==> run a: inputs <==
## enduro_video
module enduro_video(iRST_n,
                    iVGA_CLK,
                    show_cars,
                    car_user_x,
                    car2_x,
                    car2_y,
                    car3_x,
                    car3_y,
                    oBLANK_n,
                    oHS,
                    oVS,
                    b_data,
                    g_data,
                    r_data);
input iRST_n;
input iVGA_CLK;
input show_cars;
input [9:0] car_user_x;
input [9:0] car2_x;
input [9:0] car2_y;
input [9:0] car3_x;
input [9:0] car3_y;
output reg oBLANK_n;
output reg oHS;
output reg oVS;
output [7:0] b_data;
output [7:0] g_data;
output [7:0] r_data;
wire rst;
reg [18:0] ADDR;
wire [9:0] SCREEN_HEIGHT;
wire [10:0] SCREEN_WIDTH;
wire [5:0] CAR_WIDTH, CAR_HEIGHT;
wire [8:0] CAR_USER_Y;
wire [23:0] BGR_data_out;
assign SCREEN_HEIGHT = 10'd480;
assign SCREEN_WIDTH = 11'd640;
assign CAR_WIDTH = 6'd23;
assign CAR_HEIGHT = 6'd36;
assign CAR_USER_Y = SCREEN_HEIGHT - CAR_HEIGHT;
wire [23:0] bgr_data_raw;
wire cBLANK_n,cHS,cVS;
assign rst = ~iRST_n;
video_sync_generator LTM_ins (.vga_clk(iVGA_CLK),
                              .reset(rst),
                              .blank_n(cBLANK_n),
                              .HS(cHS),
                              .VS(cVS));
always@(posedge iVGA_CLK, negedge iRST_n)
begin
  if (!iRST_n)
     ADDR<=19'd0;
  else if (cHS==1'b0 && cVS==1'b0)
     ADDR<=19'd0;
  else if (cBLANK_n==1'b1)
     ADDR<=ADDR+1;
end
    draw_dynamic_cars draw_cars(
			.clk(iVGA_CLK),
        .addr(ADDR),
        .bgr_data_in(bgr_data_raw),
        .bgr_data_out(BGR_data_out),
			.SHOW_CARS(show_cars),
        .CAR_WIDTH(CAR_WIDTH),
  ...
Settings: LEC_CHECK=0, CAP_MARGIN=5, CORE_ASPECT_RATIO=0.84, CORE_MARGIN=2, CORE_UTILIZATION=72, CTS_CLUSTER_DIAMETER=26, CTS_CLUSTER_SIZE=99, HOLD_SLACK_MARGIN=-0.04, PLACE_DENSITY_LB_ADDON=0.24, SETUP_SLACK_MARGIN=0.82, SLEW_MARGIN=35; clock period 6.32 ns.
run.sh (not shown) runs the stock make flow with config.mk's settings and CLKGATE_MAP_FILE=.
==> inputs of run b, as changes to run a <==
- CAP_MARGIN: 5 -> 20
- CORE_ASPECT_RATIO: 0.84 -> not set
- CORE_UTILIZATION: 72 -> 71
- CTS_CLUSTER_DIAMETER: 26 -> not set
- CTS_CLUSTER_SIZE: 99 -> 40
- HOLD_SLACK_MARGIN: -0.04 -> not set
- PLACE_DENSITY_LB_ADDON: 0.24 -> not set
- SETUP_SLACK_MARGIN: 0.82 -> not set
- SLEW_MARGIN: 35 -> 20
==> flow/constraint.sdc (replaced) <==
create_clock -name core_clock -period 11.7 [get_ports {iVGA_CLK}]
set_input_delay 2.3400 -clock core_clock [delete_from_list [all_inputs] [get_ports {iVGA_CLK}]]
set_output_delay 2.3400 -clock core_clock [all_outputs]
set_load 0.01 [all_outputs]
==> inputs of run c, as changes to run a <==
- CAP_MARGIN: 5 -> 20
- CORE_ASPECT_RATIO: 0.84 -> not set
- CORE_UTILIZATION: 72 -> 40
- CTS_CLUSTER_DIAMETER: 26 -> not set
- CTS_CLUSTER_SIZE: 99 -> not set
- HOLD_SLACK_MARGIN: -0.04 -> not set
- PLACE_DENSITY_LB_ADDON: 0.24 -> not set
- SETUP_SLACK_MARGIN: 0.82 -> not set
- SLEW_MARGIN: 35 -> 20
==> flow/constraint.sdc (replaced) <==
create_clock -name core_clock -period 8.67 [get_ports {iVGA_CLK}]
set_input_delay 1.7340 -clock core_clock [delete_from_list [all_inputs] [get_ports {iVGA_CLK}]]
set_output_delay 1.7340 -clock core_clock [all_outputs]
set_load 0.01 [all_outputs]
==> run summary <==
Notes from the flow run.

Floorplan:
- The run gives the vertical die size as 257 um.

Global routing:
- The run gives the number of global-route vias before repair as 23800.

Run status:
- The run finished with no timing, DRC or antenna violations.

Critical path:
- The run gives the worst reg2reg path depth as 28.

Power and ir drop:
- In this run the VDD rail shows a maximum IR drop of 0.0000626 V.

Final layout:
- The run puts the data-path buffer share of cell area in the final layout at 4.65%.
- For the completed layout, the total cell area is recorded as 27300 um^2.
[end of results for run c]
==> run summary <==
Notes from the flow run.

Critical path:
- The run puts the worst reg2reg path depth at 25.
- The setup path with the least slack is of type reg2reg.

Final layout:
- The run puts the design area at 26700 um^2.

Run status:
- The flow ran to the end and the layout has no timing, DRC or antenna violations.

Global routing:
- The number of global-route vias before repair is 26700.

Floorplan:
- The run gives the vertical die size as 194 um.
[end of results for run b]
==> run summary <==
Notes from the flow run.

Run status:
- The run finished, with violations left.
- The layout checks failed on setup timing.

Final timing:
- The run gives the setup slack after layout as -378 ps.
- The run puts the setup-violating endpoint count in the final report at 7.
[end of results for run a]
Power is estimated from default activity; no workload was simulated.
